Setup of job 8338:
// JAM
module JAM (
input CLK,
input RST,
output reg [2:0] W,
output reg [2:0] J,
input [6:0] Cost,
output [3:0] MatchCount,
output [9:0] MinCost,
output Valid );
Size: about 1600 cells after synthesis, roughly 160 flip-flops, about 30 I/O pins, ~14000 um^2 of cells after synthesis.
==> flow/config.mk <==
export PLATFORM = sky130hd
export DESIGN_NAME = JAM
export DESIGN_NICKNAME = JAM
export VERILOG_FILES = /design/flow/design.v
export SDC_FILE = /design/flow/constraint.sdc
export NUM_CORES = 4
export LEC_CHECK = 0
export CAP_MARGIN = 20
export CORE_ASPECT_RATIO = 0.73
export CORE_MARGIN = 2
export CORE_UTILIZATION = 40
export CTS_CLUSTER_DIAMETER = 25
export HOLD_SLACK_MARGIN = 0.25
export SLEW_MARGIN = 15
==> flow/constraint.sdc <==
create_clock -name core_clock -period 7.64 [get_ports {CLK}]
set_input_delay 1.5280 -clock core_clock [delete_from_list [all_inputs] [get_ports {CLK}]]
set_output_delay 1.5280 -clock core_clock [all_outputs]
set_load 0.01 [all_outputs]
run.sh (not shown) runs the stock make flow with config.mk's settings and CLKGATE_MAP_FILE=.
Here is what was changed in the inputs of job 7505 compared with job 8338.
Settings: SETUP_SLACK_MARGIN now -0.6, previously not set; CTS_CLUSTER_DIAMETER no longer set, was 25; SLEW_MARGIN now 20, was 15; HOLD_SLACK_MARGIN no longer set, was 0.25; CORE_ASPECT_RATIO no longer set, was 0.73; the clock period (ns, I/O delays scaled along) now 6.2, was 7.64.
Results
Among job 7505 and job 8338, a clean, completed layout was produced by job 8338 alone.
Layout checks on job 7505: not met. Flow itself completed; violations: negative setup slack.
Job 8338 → job 7505: core utilization saw an increase, sum of buffers and inverters on the critical path saw an increase, routed length on met2 saw an increase, cell internal power dissipation saw an increase.
Sort job 7505 and job 8338 by buffer share of cell area desc -> top: job 7505
Going from job 8338 to job 7505, the fill cell instance count of the final layout was found to have gone down by about 1.7%.
On job 7505: layout-stage area growth over the synthesis result is 4.6 points higher than what job 8338 gave.
### job 7505 -> job 2975
Settings: CTS_CLUSTER_DIAMETER newly set to 228; SETUP_SLACK_MARGIN removed (was -0.6); CORE_ASPECT_RATIO newly set to 0.79; CORE_UTILIZATION changed from 40 to 42; CTS_CLUSTER_SIZE newly set to 53.
==> comparison <==
- For job 7505, the critical-path cell with the highest stage delay was fa_1, unlike job 2975, where it was edfxtp_1.
- On global routing met2 resource utilization: between job 2975 and job 7505, it ends up lower for job 2975.
- Summary — layout filler cell count, job 2975 relative to job 7505: lower, by 360.
- Wire length went up by a few percent going from job 7505 to job 2975.
- Job 2975 has completed all stages; timing, DRC and antenna checks passed.
The following lists how job 291 was set up differently from job 2975:
Settings: MIN_ROUTING_LAYER: unset -> met1; CELL_PAD_IN_SITES_GLOBAL_PLACEMENT: unset -> 2; CTS_CLUSTER_SIZE: 53 -> unset; SETUP_SLACK_MARGIN: unset -> 1.47; GPL_ROUTABILITY_DRIVEN: unset -> 1; ABC_AREA: unset -> 1; CTS_CLUSTER_DIAMETER: 228 -> 188; CORE_ASPECT_RATIO: 0.79 -> unset; PLACE_DENSITY: unset -> 0.49; CORE_UTILIZATION: 42 -> 40; SLEW_MARGIN: 20 -> 0; MAX_ROUTING_LAYER: unset -> met4.
Findings:
From job 2975 to job 291 the numbers moved as follows: area growth from synthesis to layout +1.3 points; via count down 830.
In terms of area occupied by registers, job 291 and job 2975 differ only marginally.
Lower total design power goes to job 2975 over job 291.
Area: job 291 vs job 2975 -> job 291 smaller
A master of the slowest instance on the critical path of fa_2 is what job 291 shows, while edfxtp_1 belongs to job 2975.
Measured against job 2975, the routed length on met3 of job 291 comes out at 0.62 times the reference value.
Note that the final routed wire length divided by cell count recorded for job 2975 amounts to 1.12 times the value seen in job 291.
Worst hold margin: job 291 and job 2975 compared, lower one is job 291
Per the comparison of job 291 with job 2975, transition time at the pin with the least slew margin dropped 0.044 ns; post-synthesis share of cell area spent on xor and xnor gates dropped 0.76 points.
### job 291 -> job 4834
Settings: GPL_ROUTABILITY_DRIVEN: 1 -> unset; CORE_UTILIZATION: 40 -> 60; CTS_CLUSTER_DIAMETER: 188 -> 384; SETUP_SLACK_MARGIN: 1.47 -> unset; PLACE_DENSITY: 0.49 -> unset; CELL_PAD_IN_SITES_GLOBAL_PLACEMENT: 2 -> unset; MAX_ROUTING_LAYER: met4 -> unset; CTS_CLUSTER_SIZE: unset -> 53; MIN_ROUTING_LAYER: met1 -> unset; SLEW_MARGIN: 0 -> 20; ABC_AREA: 1 -> unset.
Findings:
Comparing job 291 and job 4834, the lower net count of the finished layout was measured on job 4834.
Taking job 291 as the reference, in job 4834 area reported by Yosys stat up about 11%; clock-net power moved down.
For job 4834, the critical path's slowest cell was edfxtp_1, unlike job 291, where it was fa_2.
For job 5625, these inputs were changed with respect to job 4834:
Settings: CTS_CLUSTER_DIAMETER no longer set, was 384; CTS_CLUSTER_SIZE no longer set, was 53; CORE_UTILIZATION now 49, was 60; the clock period (ns, I/O delays scaled along) now 3.82, was 6.2.
## What came out
- Taking job 4834 as the reference, in job 5625 setup slack of the critical path after layout decreased 2.22 ns, instance count of the mapped netlist essentially unchanged.
- From the logs: job 5625 reached the end of the flow and failed the layout checks with negative setup slack.
- Delta (job 5625 minus job 4834): combinational power picked up an extra about 110%, final period utilization picked up an extra 57 points.
- Comparing job 4834 and job 5625, the lower number of tap cells added at floorplan is on job 4834.
- Re number of buffers between clock root and the deepest sink: no difference whatsoever between job 4834 and job 5625.
- Job 5625 vs job 4834: total stage count of the critical path up in job 5625
- Diff job 4834 -> job 5625: proportion of power drawn by combinational gates has increased, cell area up 22%, final wirelength climbed about 17%.
- Critical path required time in job 5625 is 2.40 ns below job 4834.

========
The RTL this note starts from:
==> flow/design.v <==
module JAM (
input CLK,
input RST,
output reg [2:0] W,
output reg [2:0] J,
input [6:0] Cost,
output [3:0] MatchCount,
output [9:0] MinCost,
output Valid );
parameter INIT  = 4'b0000;
parameter COMP  = 4'b0001;
parameter CHAN  = 4'b0010;
parameter FIND  = 4'b0011;
parameter EXCH  = 4'b0100;
parameter REV   = 4'b0101;
parameter GIVE  = 4'b0110;
parameter COUNT = 4'b0111;
parameter VALID = 4'b1000;
reg [3:0] curr_state;
reg [3:0] next_state;
parameter [0:3*128-1] mapTbl = {3'd7, 3'd6, 3'd5, 3'd6, 3'd4, 3'd6, 3'd5, 3'd6, 3'd3, 3'd6, 3'd5, 3'd6, 3'd4, 3'd6, 3'd5, 3'd6,
                            	3'd2, 3'd6, 3'd5, 3'd6, 3'd4, 3'd6, 3'd5, 3'd6, 3'd3, 3'd6, 3'd5, 3'd6, 3'd4, 3'd6, 3'd5, 3'd6,
                            	3'd1, 3'd6, 3'd5, 3'd6, 3'd4, 3'd6, 3'd5, 3'd6, 3'd3, 3'd6, 3'd5, 3'd6, 3'd4, 3'd6, 3'd5, 3'd6,
                	            3'd2, 3'd6, 3'd5, 3'd6, 3'd4, 3'd6, 3'd5, 3'd6, 3'd3, 3'd6, 3'd5, 3'd6, 3'd4, 3'd6, 3'd5, 3'd6,
                		  	    3'd0, 3'd6, 3'd5, 3'd6, 3'd4, 3'd6, 3'd5, 3'd6, 3'd3, 3'd6, 3'd5, 3'd6, 3'd4, 3'd6, 3'd5, 3'd6,
                			    3'd2, 3'd6, 3'd5, 3'd6, 3'd4, 3'd6, 3'd5, 3'd6, 3'd3, 3'd6, 3'd5, 3'd6, 3'd4, 3'd6, 3'd5, 3'd6,
                			    3'd1, 3'd6, 3'd5, 3'd6, 3'd4, 3'd6, 3'd5, 3'd6, 3'd3, 3'd6, 3'd5, 3'd6, 3'd4, 3'd6, 3'd5, 3'd6,
                				3'd2, 3'd6, 3'd5, 3'd6, 3'd4, 3'd6, 3'd5, 3'd6, 3'd3, 3'd6, 3'd5, 3'd6, 3'd4, 3'd6, 3'd5, 3'd6};
reg [0:6] compare;
reg [3:0] permutation [0:7];
reg [3:0] permutation_rot [0:7];
reg [3:0] permutation_ex [0:7];
reg [1:0] FIND_count;
wire [2:0] rot;
wire done;
reg [3:0] matchcount;
reg [9:0] mincost;
always@(posedge CLK) begin
	if(RST) curr_state <= INIT;
	else    curr_state <= next_state; 
end 
always@(*)begin
	case (curr_state)
	INIT  : next_state = COMP;
	COMP  : next_state = CHAN;  
	CHAN  : next_state = FIND;  
	FIND  : if(FIND_count==2) next_state = EXCH;  
	        else next_state = FIND;
	EXCH  : next_state = REV;  
	REV   : next_state = GIVE;  
	GIVE  : next_state = COUNT;
	COUNT : if(done) next_state = VALID;
			else next_state = COMP;
	VALID : next_state =  INIT;
	default : next_state = INIT;
	endcase
end
reg [3:0] count;
reg [9:0] cost;
reg start;
always@(posedge CLK) begin
	if(RST) start <= 0;
	else if(~RST) start <= 1;
	else start <= start;
end 
always@(posedge CLK) begin
	if(RST) begin
		W <= 0;
		J <= 0;
		count <= 1;
	end
	else begin
		W <= count >= 8 ? 0 : count;
		J <= permutation[count >= 8 ? 0 : count];
		if(count == 10) begin
			count <= 2;
			W <= 1;
			J <= permutation[1];
		end
		else begin
			count <= count + 1;
		end
	end
end
always@(posedge CLK) begin
	if(curr_state==INIT) begin
		mincost <= 10'd1023;
		matchcount <= 0;
		cost <= 0;
	end
	else if(start)begin
		cost <= cost + Cost;
		if(count == 10) begin
			if(cost < mincost)begin
				mincost <= cost;
				matchcount <= 1;
			end
			else if(cost == mincost)begin
				matchcount <= matchcount + 1;
			end
			cost <= 0;
		end
	end
end
assign MatchCount = matchcount;
assign MinCost = mincost;
always@(posedge CLK)begin
	if(curr_state == COMP) begin
		compare[6] <= permutation[6] < permutation[7];
		compare[5] <= permutation[5] < permutation[6];
		compare[4] <= permutation[4] < permutation[5];
		compare[3] <= permutation[3] < permutation[4];
		compare[2] <= permutation[2] < permutation[3];
		compare[1] <= permutation[1] < permutation[2];
		compare[0] <= permutation[0] < permutation[1];
	end
end
assign rot = mapTbl[compare*3+:3];
always @(posedge CLK) begin
	if(curr_state == CHAN) begin
  		permutation_rot[0] <= 0<=rot || (0>rot && permutation[0]<permutation[rot]) ? 8 : permutation[0];
  		permutation_rot[1] <= 1<=rot || (1>rot && permutation[1]<permutation[rot]) ? 8 : permutation[1];
  		permutation_rot[2] <= 2<=rot || (2>rot && permutation[2]<permutation[rot]) ? 8 : permutation[2];
  		permutation_rot[3] <= 3<=rot || (3>rot && permutation[3]<permutation[rot]) ? 8 : permutation[3];
  		permutation_rot[4] <= 4<=rot || (4>rot && permutation[4]<permutation[rot]) ? 8 : permutation[4];
  		permutation_rot[5] <= 5<=rot || (5>rot && permutation[5]<permutation[rot]) ? 8 : permutation[5];
  		permutation_rot[6] <= 6<=rot || (6>rot && permutation[6]<permutation[rot]) ? 8 : permutation[6];
  		permutation_rot[7] <= 7<=rot || (7>rot && permutation[7]<permutation[rot]) ? 8 : permutation[7];
  	end
end
reg [2:0] minIdx1;
reg [2:0] minIdx2;
reg [2:0] minIdx3;
reg [2:0] minIdx4;
reg [2:0] minIdx11;
reg [2:0] minIdx22;
reg [2:0] minIdx;
always@(posedge CLK)begin
	if(curr_state==INIT) begin
		FIND_count <= 0;
	end
	if(curr_state==FIND && FIND_count==0)begin
		minIdx4 <= permutation_rot[7] > permutation_rot[6] ? 6 : 7;
		minIdx3 <= permutation_rot[5] > permutation_rot[4] ? 4 : 5;
		minIdx2 <= permutation_rot[3] > permutation_rot[2] ? 2 : 3;
		minIdx1 <= permutation_rot[1] > permutation_rot[0] ? 0 : 1;
		FIND_count <= 1;
	end
	else if(curr_state==FIND && FIND_count==1)begin
		minIdx22 <= permutation_rot[minIdx4] > permutation_rot[minIdx3] ? minIdx3 : minIdx4;
		minIdx11 <= permutation_rot[minIdx2] > permutation_rot[minIdx1] ? minIdx1 : minIdx2;
		FIND_count <= 2;
	end
	else if(curr_state==FIND && FIND_count==2)begin
		minIdx <= permutation_rot[minIdx22] > permutation_rot[minIdx11] ? minIdx11 : minIdx22;
		FIND_count <= 0;
	end
	else begin
		FIND_count <= 0;
	end
end
always@(posedge CLK) begin
	if(curr_state==COMP) begin
		permutation_ex[0] <= permutation[0];
		permutation_ex[1] <= permutation[1];
		permutation_ex[2] <= permutation[2];
		permutation_ex[3] <= permutation[3];
		permutation_ex[4] <= permutation[4];
		permutation_ex[5] <= permutation[5];
		permutation_ex[6] <= permutation[6];
		permutation_ex[7] <= permutation[7];
	end
	else if(curr_state==EXCH) begin
		permutation_ex[rot] <= permutation[minIdx];
		permutation_ex[minIdx] <= permutation[rot];
	end
	else if(curr_state == REV)begin
		if(0>rot)
			permutation_ex[0] <= permutation_ex[7-(0-rot-1)];
		if(1>rot)
			permutation_ex[1] <= permutation_ex[7-(1-rot-1)];
		if(2>rot)
			permutation_ex[2] <= permutation_ex[7-(2-rot-1)];
		if(3>rot)
			permutation_ex[3] <= permutation_ex[7-(3-rot-1)];
		if(4>rot)
			permutation_ex[4] <= permutation_ex[7-(4-rot-1)];
		if(5>rot)
			permutation_ex[5] <= permutation_ex[7-(5-rot-1)];
		if(6>rot)
			permutation_ex[6] <= permutation_ex[7-(6-rot-1)];
		if(7>rot)
			permutation_ex[7] <= permutation_ex[7-(7-rot-1)];
	end
end
always@(posedge CLK)begin
	if(curr_state == INIT) begin
		permutation[0] <= 0;
		permutation[1] <= 1;
		permutation[2] <= 2;
		permutation[3] <= 3;
		permutation[4] <= 4;
		permutation[5] <= 5;
		permutation[6] <= 6;
		permutation[7] <= 7;
	end
	else if(curr_state == GIVE) begin
		permutation[0] <= permutation_ex[0];
		permutation[1] <= permutation_ex[1];
		permutation[2] <= permutation_ex[2];
		permutation[3] <= permutation_ex[3];
		permutation[4] <= permutation_ex[4];
		permutation[5] <= permutation_ex[5];
		permutation[6] <= permutation_ex[6];
		permutation[7] <= permutation_ex[7];
	end
end
assign done = compare==0;
assign Valid = (curr_state == VALID);
endmodule
export LEC_CHECK = 0
export ABC_AREA = 1
export CAP_MARGIN = 20
export CORE_MARGIN = 2
export CORE_UTILIZATION = 40
export CTS_CLUSTER_DIAMETER = 292
export SLEW_MARGIN = 20
create_clock -name core_clock -period 6.2 [get_ports {CLK}]
The starting point completed with no timing, DRC or antenna violations.
Then changed:
--- a/flow/config.mk
+++ b/flow/config.mk
@@ -9,5 +9,10 @@
 export CAP_MARGIN = 20
+export CELL_PAD_IN_SITES_GLOBAL_PLACEMENT = 2
 export CORE_MARGIN = 2
 export CORE_UTILIZATION = 40
-export CTS_CLUSTER_DIAMETER = 292
-export SLEW_MARGIN = 20
+export CTS_CLUSTER_DIAMETER = 188
+export GPL_ROUTABILITY_DRIVEN = 0
+export MAX_ROUTING_LAYER = met4
+export MIN_ROUTING_LAYER = met2
+export SETUP_SLACK_MARGIN = 1.47
+export SLEW_MARGIN = 0
Outcome:
- The changed run died in 5_1_grt, error GRT-0232
- synthesized area is unchanged
- die size stays the same
- synthesized cell count stays the same
Then changed:
==> flow/config.mk (replaced) <==
export PLATFORM = sky130hd
export DESIGN_NAME = JAM
export DESIGN_NICKNAME = JAM
export VERILOG_FILES = /design/flow/design.v
export SDC_FILE = /design/flow/constraint.sdc
export NUM_CORES = 4
export LEC_CHECK = 0
export CAP_MARGIN = 20
export CORE_MARGIN = 2
export CORE_UTILIZATION = 58
export CTS_CLUSTER_DIAMETER = 384
export CTS_CLUSTER_SIZE = 53
export PLACE_DENSITY = 0.37
export SETUP_SLACK_MARGIN = 0.35
export SLEW_MARGIN = 20
Effect:
- The changed run completed with no timing, DRC or antenna violations
- area after synthesis goes up by 11%
- die area is lower by 23%
- synthesized cell count goes down by 10%

========
## v6
Starts from the design.v that is shown in full above.
make LEC_CHECK=0 ABC_AREA=1 CAP_MARGIN=20 CORE_MARGIN=2 CORE_UTILIZATION=65 CTS_CLUSTER_SIZE=72 SLEW_MARGIN=20 finish   # period 5.77 ns
Having completed the whole flow, v6 delivered a layout that passed the timing, DRC and antenna checks.
[inputs] v7 vs v6
Settings: ABC_AREA: 1 -> unset; CORE_UTILIZATION: 65 -> 8; CTS_CLUSTER_SIZE: 72 -> unset; the clock period (ns, I/O delays scaled along): 5.77 -> 7.64.
==> comparison <==
The higher arithmetic-cell share of the synthesized area counting full adders, half adders and majority gates of v6 and v7 is in v6. Portion of the clock cycle consumed by the worst path in the final layout sits lower in v7 than in v6. What v6 reported for number of unique standard cell types used by synthesis has to be multiplied by 1.7 to get the figure for v7. Synthesized net count (v7 / v6): 0.906. The final reports for v7 and v6 show sequential share of cell area lower in the former.
No activity file was given, so power comes from the tool's default toggle rates.
